==> inputs of job 5597 <==
==> flow/design.v <==
`default_nettype none
module cordic
( input  var [15:0] i_qph  
, output var [15:0] o_sin  
);
logic [15:0] i_x;
logic [15:0] i_y;
always_comb i_x = i_qph[15] ? 16'h0000 : 16'hDBD9;
always_comb i_y = i_qph[15] ? 16'hDBD9 : 16'h0000;
logic [22:0] cordic_angle [0:18];
always_comb cordic_angle[ 0] = 23'h25C80A;  
always_comb cordic_angle[ 1] = 23'h13F670;  
always_comb cordic_angle[ 2] = 23'h0A2223;  
always_comb cordic_angle[ 3] = 23'h05161A;  
always_comb cordic_angle[ 4] = 23'h028BAF;  
always_comb cordic_angle[ 5] = 23'h0145EC;  
always_comb cordic_angle[ 6] = 23'h00A2F8;  
always_comb cordic_angle[ 7] = 23'h00517C;  
always_comb cordic_angle[ 8] = 23'h0028BE;  
always_comb cordic_angle[ 9] = 23'h00145F;  
always_comb cordic_angle[10] = 23'h000A2F;  
always_comb cordic_angle[11] = 23'h000517;  
always_comb cordic_angle[12] = 23'h00028B;  
always_comb cordic_angle[13] = 23'h000145;  
always_comb cordic_angle[14] = 23'h0000A2;  
always_comb cordic_angle[15] = 23'h000051;  
always_comb cordic_angle[16] = 23'h000028;  
always_comb cordic_angle[17] = 23'h000014;  
always_comb cordic_angle[18] = 23'h00000A;  
/*verilator lint_off UNOPTFLAT*/
logic [18:0] x [0:19];
logic [18:0] y [0:19];
logic [22:0] p [0:19];
/*verilator lint_on UNOPTFLAT*/
always_comb x[0] = {1'b0, i_x, {2{1'b0}}};
always_comb y[0] = {1'b0, i_y, {2{1'b0}}};
always_comb p[0] = {i_qph, {7{1'b0}}};
/*verilator lint_off ALWCOMBORDER*/
for (genvar i = 0; i < 19; i = i + 1) begin: l_cordic_steps
  always_comb
    if (p[i][22]) begin
      x[i+1] = x[i] + (y[i] >>> (i+1));
      y[i+1] = y[i] - (x[i] >>> (i+1));
      p[i+1] = p[i] + cordic_angle[i];
    end else begin
      x[i+1] = x[i] - (y[i] >>> (i+1));
      y[i+1] = y[i] + (x[i] >>> (i+1));
      p[i+1] = p[i] - cordic_angle[i];
    end
end
/*verilator lint_on ALWCOMBORDER*/
always_comb
  if (i_qph > 16'd65508)   o_sin = 16'hFFFE;
  else if (i_qph < 16'd32) o_sin = i_qph + (i_qph >> 1);
  else                     o_sin = y[19][17:2];
endmodule
`default_nettype none
module saw2sin
( input  var        i_clk
, input  var [15:0] i_saw
, output var [15:0] o_sin
);
logic invert;
always_comb invert = i_saw[15];
logic reverse;
always_comb reverse = i_saw[14];
logic [15:0] qsaw;
always_comb qsaw = reverse
  ? {~i_saw[13:0], 2'b11}  
  : {i_saw[13:0], 2'b01};  
logic [15:0] qsin;
cordic cordic
( .i_qph (qsaw)
, .o_sin (qsin)
);
logic [16:0] sin;
always_ff @(posedge i_clk) sin <= reverse
  ? (invert ? ~{1'b1, qsin[15:0]}           
            : {1'b1, qsin[15:0]} + 17'd1)   
  : (invert ? ~{1'b1, qsin[15:0]} + 17'd2   
            : {1'b1, qsin[15:0]} + 17'd0);  
always_comb o_sin = sin[16:1];
endmodule
==> flow/run.sh <==
#!/bin/bash
# the make line also repeats each setting of config.mk as NAME=value (left out here)
make -C /OpenROAD-flow-scripts/flow DESIGN_CONFIG=/design/flow/config.mk WORK_HOME=/design/flow/orfs CLKGATE_MAP_FILE= finish
==> flow/config.mk <==
export PLATFORM = sky130hd
export DESIGN_NAME = saw2sin
export DESIGN_NICKNAME = saw2sin
export VERILOG_FILES = /design/flow/design.v
export SDC_FILE = /design/flow/constraint.sdc
export NUM_CORES = 4
export LEC_CHECK = 0
export ABC_AREA = 1
export CAP_MARGIN = 15
export CORE_MARGIN = 2
export CORE_UTILIZATION = 72
export CTS_CLUSTER_DIAMETER = 372
export CTS_CLUSTER_SIZE = 99
export PLACE_DENSITY = 0.38
export SLEW_MARGIN = 35
export TNS_END_PERCENT = 10
==> flow/constraint.sdc <==
create_clock -name core_clock -period 38.2 [get_ports {i_clk}]
set_input_delay 7.6400 -clock core_clock [delete_from_list [all_inputs] [get_ports {i_clk}]]
set_output_delay 7.6400 -clock core_clock [all_outputs]
set_load 0.01 [all_outputs]
==> job 3493: changes against job 5597 <==
==> flow/config.mk (replaced) <==
export PLATFORM = sky130hd
export DESIGN_NAME = saw2sin
export DESIGN_NICKNAME = saw2sin
export VERILOG_FILES = /design/flow/design.v
export SDC_FILE = /design/flow/constraint.sdc
export NUM_CORES = 4
export LEC_CHECK = 0
export CAP_MARGIN = 20
export CORE_MARGIN = 2
export CORE_UTILIZATION = 58
export CTS_CLUSTER_SIZE = 83
export MAX_ROUTING_LAYER = met4
export SLEW_MARGIN = 20
export TNS_END_PERCENT = 5
==> flow/constraint.sdc (replaced) <==
create_clock -name core_clock -period 58.5 [get_ports {i_clk}]
set_input_delay 11.7000 -clock core_clock [delete_from_list [all_inputs] [get_ports {i_clk}]]
set_output_delay 11.7000 -clock core_clock [all_outputs]
set_load 0.01 [all_outputs]
==> comparison <==
Against job 3493, the synthesized cell count of job 5597 is higher by about 12%. Job 3493 reached the layout checks and failed them: negative setup slack. Job 5597 never finished: it broke off in detailed placement (3_5_place_dp). Die area: job 5597 is smaller than job 3493 (about 19%). Synthesized area: job 5597 is higher than job 3493 (0.65%).
